==> trial 28 <==
==> flow/design.v <==
`timescale 1ns / 1ps
module Cordic_Machine(clock_pulse, reset, x_input, y_input, z_input, x_output, y_output, z_output, flag);
	input clock_pulse;
	input reset;  
	parameter fractional_bit = 22;
	parameter iteration_number = 22;
	input signed [fractional_bit+2:0] x_input;
	input signed [fractional_bit+2:0] y_input;
	input signed [fractional_bit+2:0] z_input;
	output signed [fractional_bit+2:0] x_output;
	output signed [fractional_bit+2:0] y_output;
	output signed [fractional_bit+2:0] z_output;
	output flag;  
	reg signed [fractional_bit+2:0] x_temp_result;
	reg signed [fractional_bit+2:0] y_temp_result;
	reg signed [fractional_bit+2:0] z_temp_result;
	reg [5:0] counter;  
	wire signed [fractional_bit+2:0] LUT_Atan [0:iteration_number];
	assign LUT_Atan[00] = 25'b000_0010000000000000000000;    
	assign LUT_Atan[01] = 25'b000_0001001011100100000000;   
	assign LUT_Atan[02] = 25'b000_0000100111111011001110;  
	assign LUT_Atan[03] = 25'b000_0000010100010001000100;
	assign LUT_Atan[04] = 25'b000_0000001010001011000011;
	assign LUT_Atan[05] = 25'b000_0000000101000101110101;
	assign LUT_Atan[06] = 25'b000_0000000010100010111101;
	assign LUT_Atan[07] = 25'b000_0000000001010001011111;
	assign LUT_Atan[08] = 25'b000_0000000000101000101111;
	assign LUT_Atan[09] = 25'b000_0000000000010100010111;
	assign LUT_Atan[10] = 25'b000_0000000000001010001011;
	assign LUT_Atan[11] = 25'b000_0000000000000101000101;
	assign LUT_Atan[12] = 25'b000_0000000000000010100010;
	assign LUT_Atan[13] = 25'b000_0000000000000001010001;
	assign LUT_Atan[14] = 25'b000_0000000000000000101000;
	assign LUT_Atan[15] = 25'b000_0000000000000000010100;
	assign LUT_Atan[16] = 25'b000_0000000000000000001010;
	assign LUT_Atan[17] = 25'b000_0000000000000000000101;
	assign LUT_Atan[18] = 25'b000_0000000000000000000010;
	assign LUT_Atan[19] = 25'b000_0000000000000000000001;
	assign LUT_Atan[20] = 25'b000_0000000000000000000000;
	assign LUT_Atan[21] = 25'b000_0000000000000000000000;
	assign LUT_Atan[22] = 25'b000_0000000000000000000000;
	always @(posedge clock_pulse) 
		begin
			if (reset)
				begin
					counter <= 0;
				end
			else if (counter == 0) 
				begin
					x_temp_result <= x_input;
					y_temp_result <= y_input;
					z_temp_result <= z_input;
					counter <= counter +1;
				end
			else 
				begin
					x_temp_result <= z_temp_result[fractional_bit+2] ? x_temp_result + (y_temp_result >>> (counter-1))
																					 : x_temp_result - (y_temp_result >>> (counter-1));
					y_temp_result <= z_temp_result[fractional_bit+2] ? y_temp_result - (x_temp_result >>> (counter-1))
																					 : y_temp_result + (x_temp_result >>> (counter-1));
					z_temp_result <= z_temp_result[fractional_bit+2] ? z_temp_result + LUT_Atan[counter-1]
																					 : z_temp_result - LUT_Atan[counter-1];
					counter <= (counter + 1) % (iteration_number);
				end
		end
	assign flag  = (counter == iteration_number-1) ? 1: 0;
	assign x_output = x_temp_result;
	assign y_output = y_temp_result;
	assign z_output = z_temp_result;
endmodule
==> flow/run.sh <==
#!/bin/bash
# the make line also repeats each setting of config.mk as NAME=value (left out here)
make -C /OpenROAD-flow-scripts/flow DESIGN_CONFIG=/design/flow/config.mk WORK_HOME=/design/flow/orfs CLKGATE_MAP_FILE= finish
==> flow/config.mk <==
export PLATFORM = sky130hd
export DESIGN_NAME = Cordic_Machine
export DESIGN_NICKNAME = Cordic_Machine
export VERILOG_FILES = /design/flow/design.v
export SDC_FILE = /design/flow/constraint.sdc
export NUM_CORES = 4
export LEC_CHECK = 0
export CAP_MARGIN = 20
export CELL_PAD_IN_SITES_DETAIL_PLACEMENT = 2
export CELL_PAD_IN_SITES_GLOBAL_PLACEMENT = 2
export CORE_ASPECT_RATIO = 1.5
export CORE_MARGIN = 2
export CORE_UTILIZATION = 40
export GPL_TIMING_DRIVEN = 0
export PLACE_DENSITY_LB_ADDON = 0.19
export SETUP_SLACK_MARGIN = 0.77
export SLEW_MARGIN = 20
export TNS_END_PERCENT = 80
==> flow/constraint.sdc <==
create_clock -name core_clock -period 6.0 [get_ports {clock_pulse}]
set_input_delay 1.2000 -clock core_clock [delete_from_list [all_inputs] [get_ports {clock_pulse}]]
set_output_delay 1.2000 -clock core_clock [all_outputs]
set_load 0.01 [all_outputs]
==> build 76 (differences from trial 28) <==
==> flow/config.mk (replaced) <==
export PLATFORM = sky130hd
export DESIGN_NAME = Cordic_Machine
export DESIGN_NICKNAME = Cordic_Machine
export VERILOG_FILES = /design/flow/design.v
export SDC_FILE = /design/flow/constraint.sdc
export NUM_CORES = 4
export LEC_CHECK = 0
export ABC_AREA = 0
export CAP_MARGIN = 20
export CORE_MARGIN = 2
export CORE_UTILIZATION = 72
export CTS_CLUSTER_DIAMETER = 337
export CTS_CLUSTER_SIZE = 21
export HOLD_SLACK_MARGIN = 0.27
export PLACE_DENSITY_LB_ADDON = 0.07
export SETUP_SLACK_MARGIN = 1.33
export SLEW_MARGIN = 20
==> flow/constraint.sdc (replaced) <==
create_clock -name core_clock -period 4.45 [get_ports {clock_pulse}]
set_input_delay 0.8900 -clock core_clock [delete_from_list [all_inputs] [get_ports {clock_pulse}]]
set_output_delay 0.8900 -clock core_clock [all_outputs]
set_load 0.01 [all_outputs]
==> build 57 (differences from trial 28) <==
==> flow/config.mk (replaced) <==
export PLATFORM = sky130hd
export DESIGN_NAME = Cordic_Machine
export DESIGN_NICKNAME = Cordic_Machine
export VERILOG_FILES = /design/flow/design.v
export SDC_FILE = /design/flow/constraint.sdc
export NUM_CORES = 4
export LEC_CHECK = 0
export CAP_MARGIN = 20
export CORE_MARGIN = 2
export CORE_UTILIZATION = 40
export SLEW_MARGIN = 20
==> flow/constraint.sdc (replaced) <==
create_clock -name core_clock -period 5.86 [get_ports {clock_pulse}]
set_input_delay 1.1720 -clock core_clock [delete_from_list [all_inputs] [get_ports {clock_pulse}]]
set_output_delay 1.1720 -clock core_clock [all_outputs]
set_load 0.01 [all_outputs]
==> comparison table <==
item	build 76	trial 28	build 57
Avg Synthesized Cell Area	8.25 sq um	8.25 sq um	8.25 sq um
Placeable Area	17,100 sq um	30,800 sq um	30,600 sq um
Post-synthesis cell type with the largest combined area	edfxtp_1	edfxtp_1	edfxtp_1
DP Cell Count	-	2,066	2,221
Height of the chip	135 um	220 um	180 um
Result of the run	stopped before the end	stopped before the end	finished clean
Stage where the flow stopped	detailed placement	clock tree synthesis	-
Placer's final routability congestion estimate	1.33	1.11	0.951
FFs w/ async S/R, synth	0%	0%	0%
Synth top area share	18.1%	18.1%	18.1%
Setup Slack @ Placement	-	-1.86 ns	-0.127 ns
Xor-xnor portion of the synthesized cell area	10.2%	10.2%	10.2%
Horizontal die dimension	135 um	148 um	180 um
Instance area after placement	-	14,900 sq um	16,100 sq um
Half-perimeter wire length after detailed placement	-	52,600 um	39,400 um
Row Count	48	79	64
Main synth FF type	edfxtp_1	edfxtp_1	edfxtp_1
Sequential area share after synthesis	19.1%	19.1%	19.1%
Cell with the most instances after synthesis	nand2_1	nand2_1	nand2_1
Number of cells produced by synthesis	1,507	1,507	1,507
Floorplan core density	72.6%	40.3%	40.6%
Total die size	18,300 sq um	32,500 sq um	32,500 sq um


==> inputs of branch juniper <==
RTL: the design.v shown in full above, as it stands there.
clock: 4.61 ns
lec_check: 0
abc_area: 1
cap_margin: 20
core_margin: 2
core_utilization: 55
cts_cluster_diameter: 371
cts_cluster_size: 98
slew_margin: 20
tns_end_percent: 10
run.sh (not shown) runs the stock make flow with config.mk's settings and CLKGATE_MAP_FILE=.
==> inputs of branch xenon, as changes to branch juniper <==
Settings changed: ABC_AREA 1 to 0, CAP_MARGIN 20 to 10, CORE_MARGIN 2 to 5, CORE_UTILIZATION 55 to 31, CTS_CLUSTER_DIAMETER 371 to 291, CTS_CLUSTER_SIZE 98 to 31, HOLD_SLACK_MARGIN set to 0.06, SETUP_SLACK_MARGIN set to -0.05, SLEW_MARGIN 20 to 40, TNS_END_PERCENT 10 to unset.
==> flow/constraint.sdc (replaced) <==
create_clock -name core_clock -period 4.82 [get_ports {clock_pulse}]
set_input_delay 0.9640 -clock core_clock [delete_from_list [all_inputs] [get_ports {clock_pulse}]]
set_output_delay 0.9640 -clock core_clock [all_outputs]
set_load 0.01 [all_outputs]
==> inputs of branch quartz, as changes to branch juniper <==
Settings changed: ABC_AREA 1 to 0, CORE_UTILIZATION 55 to 58, CTS_CLUSTER_DIAMETER 371 to unset, CTS_CLUSTER_SIZE 98 to 80, SETUP_SLACK_MARGIN set to -0.05, TNS_END_PERCENT 10 to 5.
==> flow/constraint.sdc (replaced) <==
create_clock -name core_clock -period 4.98 [get_ports {clock_pulse}]
set_input_delay 0.9960 -clock core_clock [delete_from_list [all_inputs] [get_ports {clock_pulse}]]
set_output_delay 0.9960 -clock core_clock [all_outputs]
set_load 0.01 [all_outputs]
==> inputs of branch yarrow, as changes to branch juniper <==
Settings changed: ABC_AREA 1 to unset, CELL_PAD_IN_SITES_DETAIL_PLACEMENT set to 2, CELL_PAD_IN_SITES_GLOBAL_PLACEMENT set to 2, CORE_UTILIZATION 55 to 40, CTS_CLUSTER_DIAMETER 371 to unset, CTS_CLUSTER_SIZE 98 to unset, PLACE_DENSITY_LB_ADDON set to 0.19, SETUP_SLACK_MARGIN set to 0.77, TNS_END_PERCENT 10 to unset.
==> flow/constraint.sdc (replaced) <==
create_clock -name core_clock -period 6.0 [get_ports {clock_pulse}]
set_input_delay 1.2000 -clock core_clock [delete_from_list [all_inputs] [get_ports {clock_pulse}]]
set_output_delay 1.2000 -clock core_clock [all_outputs]
set_load 0.01 [all_outputs]
==> comparison table <==
| item | branch quartz | branch yarrow | branch juniper | branch xenon |
|---|---|---|---|---|
| Outcome | complete, but fails checks | did not finish | complete, but fails checks | complete, but fails checks |
| Stage where the flow stopped | - | global routing (5_1_grt) | - | - |
| Reasons for failing layout checks | negative setup slack | - | negative setup slack | negative setup slack |
| Final cell count without fillers | 2351 | - | 2970 | 2740 |
| End point of the critical path | y_temp_result[23]$_DFFE_PN_ | - | y_temp_result[20]$_DFFE_PN_ | y_temp_result[24]$_DFFE_PN_ |
| Final TNS setup | -16.70 ns | - | -11.48 ns | -20.01 ns |
| Register-to-register setup slack | -0.75 ns | - | -0.49 ns | -0.83 ns |
| Insertion delay of the later-clocked pin in the worst-skew pair | 0.37 ns | - | 0.37 ns | 0.40 ns |
| # diodes | 1 | - | 0 | 0 |
| Area of the multi-input gates | 0.01009 sq mm | - | 0.01038 sq mm | 0.01077 sq mm |
| Flip-flops | 81 | - | 81 | 81 |
| Non-clock buffer contribution to total cell area | 28.69% | - | 28.08% | 31.85% |
| Clock Skews | 0.008626 ns | - | 0.01247 ns | 0.009357 ns |
| Highest attainable clock frequency | 0.1746 GHz | - | 0.1962 GHz | 0.1769 GHz |
| Final Max Tran Viols | 0 | - | 0 | 0 |
| DR vias | 16024 | - | 18582 | 14830 |
| Fraction of standard cell area in multi-input logic | 54.06% | - | 52.45% | 51.45% |
| Post-DRT Antenna Nets | 0 | - | 0 | 0 |
| Post-layout nets | 2234 | - | 2844 | 2374 |
| Number of maximum-capacitance violations | 0 | - | 0 | 0 |
| Final cell utilization of the core | 88.80% | - | 87.95% | 52.70% |
| Period minus WS final | 5.728 ns | - | 5.098 ns | 5.651 ns |
| Multiplexer fraction of the synthesized cell area | 11.85% | 11.85% | 0% | 11.85% |
| Xor-xnor portion of the synthesized cell area | 10.24% | 10.24% | 7.058% | 10.24% |
| Area share of fa/ha/maj cells after synthesis | 9.018% | 9.018% | 8.853% | 9.018% |


==> run a <==
Starts from the design.v that is shown in full above.
Settings: LEC_CHECK=0, CAP_MARGIN=15, CELL_PAD_IN_SITES_DETAIL_PLACEMENT=2, CELL_PAD_IN_SITES_GLOBAL_PLACEMENT=1, CORE_ASPECT_RATIO=0.63, CORE_MARGIN=5, CORE_UTILIZATION=66, GPL_ROUTABILITY_DRIVEN=0, GPL_TIMING_DRIVEN=1, HOLD_SLACK_MARGIN=-0.08, MIN_ROUTING_LAYER=met2, PLACE_DENSITY_LB_ADDON=0.13, SETUP_SLACK_MARGIN=0.47, SLEW_MARGIN=20; clock period 6.0 ns.
==> inputs of run b, as changes to run a <==
==> flow/config.mk (replaced) <==
export PLATFORM = sky130hd
export DESIGN_NAME = Cordic_Machine
export DESIGN_NICKNAME = Cordic_Machine
export VERILOG_FILES = /design/flow/design.v
export SDC_FILE = /design/flow/constraint.sdc
export NUM_CORES = 4
export LEC_CHECK = 0
export ABC_AREA = 1
export CAP_MARGIN = 20
export CORE_MARGIN = 5
export CORE_UTILIZATION = 24
export SETUP_SLACK_MARGIN = -0.05
export SLEW_MARGIN = 20
==> flow/constraint.sdc (replaced) <==
create_clock -name core_clock -period 4.98 [get_ports {clock_pulse}]
set_input_delay 0.9960 -clock core_clock [delete_from_list [all_inputs] [get_ports {clock_pulse}]]
set_output_delay 0.9960 -clock core_clock [all_outputs]
set_load 0.01 [all_outputs]
==> inputs of run c, as changes to run a <==
==> flow/config.mk (replaced) <==
export PLATFORM = sky130hd
export DESIGN_NAME = Cordic_Machine
export DESIGN_NICKNAME = Cordic_Machine
export VERILOG_FILES = /design/flow/design.v
export SDC_FILE = /design/flow/constraint.sdc
export NUM_CORES = 4
export LEC_CHECK = 0
export ABC_AREA = 0
export CAP_MARGIN = 20
export CORE_MARGIN = 2
export CORE_UTILIZATION = 58
export CTS_CLUSTER_SIZE = 35
export SETUP_SLACK_MARGIN = -0.05
export SLEW_MARGIN = 20
==> flow/constraint.sdc (replaced) <==
create_clock -name core_clock -period 4.98 [get_ports {clock_pulse}]
set_input_delay 0.9960 -clock core_clock [delete_from_list [all_inputs] [get_ports {clock_pulse}]]
set_output_delay 0.9960 -clock core_clock [all_outputs]
set_load 0.01 [all_outputs]
==> qor summary <==
|  | run a | run c | run b |
|---|---|---|---|
| Adder share | 9.02% | 9.02% | 8.85% |
| Num CTS Buffers | - | 9 | 9 |
| Cts hold-fix bufs | - | 0 | 0 |
| CTS sink cnt | - | 81 | 81 |
| Clock tree buffer depth | - | 2 | 2 |
| Number of gates given a new drive strength after cts | - | 85 | 3 |
| Syn Inst Count | 1507 | 1507 | 2099 |
| Ao+oa area frac | 26.1% | 26.1% | 12.6% |
| Status | aborted with a tool error | aborted with a tool error | complete, no violations |
| Failing step | global placement without I/O (3_1_place_gp_skip_io) | global routing (5_1_grt) | - |
| Mux contribution to synthesized area | 11.8% | 11.8% | 0% |
| Number of instances in the placed design | - | 2297 | 3097 |
| Horizontal extent of the die | 183 um | 150 um | 239 um |
| Core region area | 0.0183 sq mm | 0.0210 sq mm | 0.0516 sq mm |
| Chip Footprint | 0.0218 sq mm | 0.0226 sq mm | 0.0570 sq mm |
| Number of distinct library cell variants in the gate-level netlist after synthesis | 112 | 112 | 54 |
| Die span in y | 119 um | 150 um | 239 um |
| Cell total in the yosys stat output | 1507 | 1507 | 2099 |


==> inputs of run C <==
Starts from the design.v that is shown in full above.
==> flow/config.mk <==
export PLATFORM = sky130hd
export DESIGN_NAME = Cordic_Machine
export DESIGN_NICKNAME = Cordic_Machine
export VERILOG_FILES = /design/flow/design.v
export SDC_FILE = /design/flow/constraint.sdc
export NUM_CORES = 4
export LEC_CHECK = 0
export CAP_MARGIN = 25
export CELL_PAD_IN_SITES_DETAIL_PLACEMENT = 2
export CELL_PAD_IN_SITES_GLOBAL_PLACEMENT = 1
export CORE_ASPECT_RATIO = 0.63
export CORE_MARGIN = 5
export CORE_UTILIZATION = 52
export GPL_ROUTABILITY_DRIVEN = 0
export MIN_ROUTING_LAYER = met2
export PLACE_DENSITY_LB_ADDON = 0.25
export SETUP_SLACK_MARGIN = 0.47
export SLEW_MARGIN = 20
==> flow/constraint.sdc <==
create_clock -name core_clock -period 6.0 [get_ports {clock_pulse}]
set_input_delay 1.2000 -clock core_clock [delete_from_list [all_inputs] [get_ports {clock_pulse}]]
set_output_delay 1.2000 -clock core_clock [all_outputs]
set_load 0.01 [all_outputs]
==> run G: changes against run C <==
ABC_AREA = 0   (was default)
CAP_MARGIN = 20   (was 25)
CELL_PAD_IN_SITES_DETAIL_PLACEMENT = default   (was 2)
CELL_PAD_IN_SITES_GLOBAL_PLACEMENT = default   (was 1)
CORE_ASPECT_RATIO = default   (was 0.63)
CORE_MARGIN = 2   (was 5)
CORE_UTILIZATION = 72   (was 52)
CTS_CLUSTER_DIAMETER = 337   (was default)
CTS_CLUSTER_SIZE = 21   (was default)
GPL_ROUTABILITY_DRIVEN = default   (was 0)
HOLD_SLACK_MARGIN = 0.26   (was default)
MIN_ROUTING_LAYER = default   (was met2)
PLACE_DENSITY_LB_ADDON = 0.08   (was 0.25)
SETUP_SLACK_MARGIN = 1.33   (was 0.47)
==> flow/constraint.sdc (replaced) <==
create_clock -name core_clock -period 4.45 [get_ports {clock_pulse}]
set_input_delay 0.8900 -clock core_clock [delete_from_list [all_inputs] [get_ports {clock_pulse}]]
set_output_delay 0.8900 -clock core_clock [all_outputs]
set_load 0.01 [all_outputs]
==> comparison table <==
Adder-cell share of the synthesized area: run C 0.09018; run G 0.09018
Placeable core region: run C 23290 sq um; run G 17120 sq um
Most common cell in the synthesized netlist: run C nand2_1; run G nand2_1
YS chip area: run C 12430 sq um; run G 12430 sq um
Result of the run: run C stopped before the end; run G stopped before the end
Failing step: run C detailed placement; run G detailed placement
AND/OR/NAND/NOR Cells, Area Fraction: run C 0.1845; run G 0.1845
Count of flip-flops with a built-in enable after synthesis: run C 75; run G 75
Syn Std Cell Area: run C 12430 sq um; run G 12430 sq um
Boundary pin count: run C 153; run G 153
Horizontal extent of the die: run C 204.8 um; run G 135.4 um
Floorplan die height: run C 132.7 um; run G 135.4 um
Register share after synthesis: run C 0.1908; run G 0.1908
Core Density at Floorplan: run C 0.5338; run G 0.7263
Top_reg_cell synth: run C edfxtp_1; run G edfxtp_1
Leading area contributor after synthesis: run C edfxtp_1; run G edfxtp_1
Count of unique library cells instantiated by Yosys: run C 112; run G 112
Count of synthesis-stage warnings from yosys: run C 1; run G 1
Async set or reset register ratio after synthesis: run C 0; run G 0
Standard-cell row count: run C 44; run G 48
Area of the chip: run C 27180 sq um; run G 18330 sq um
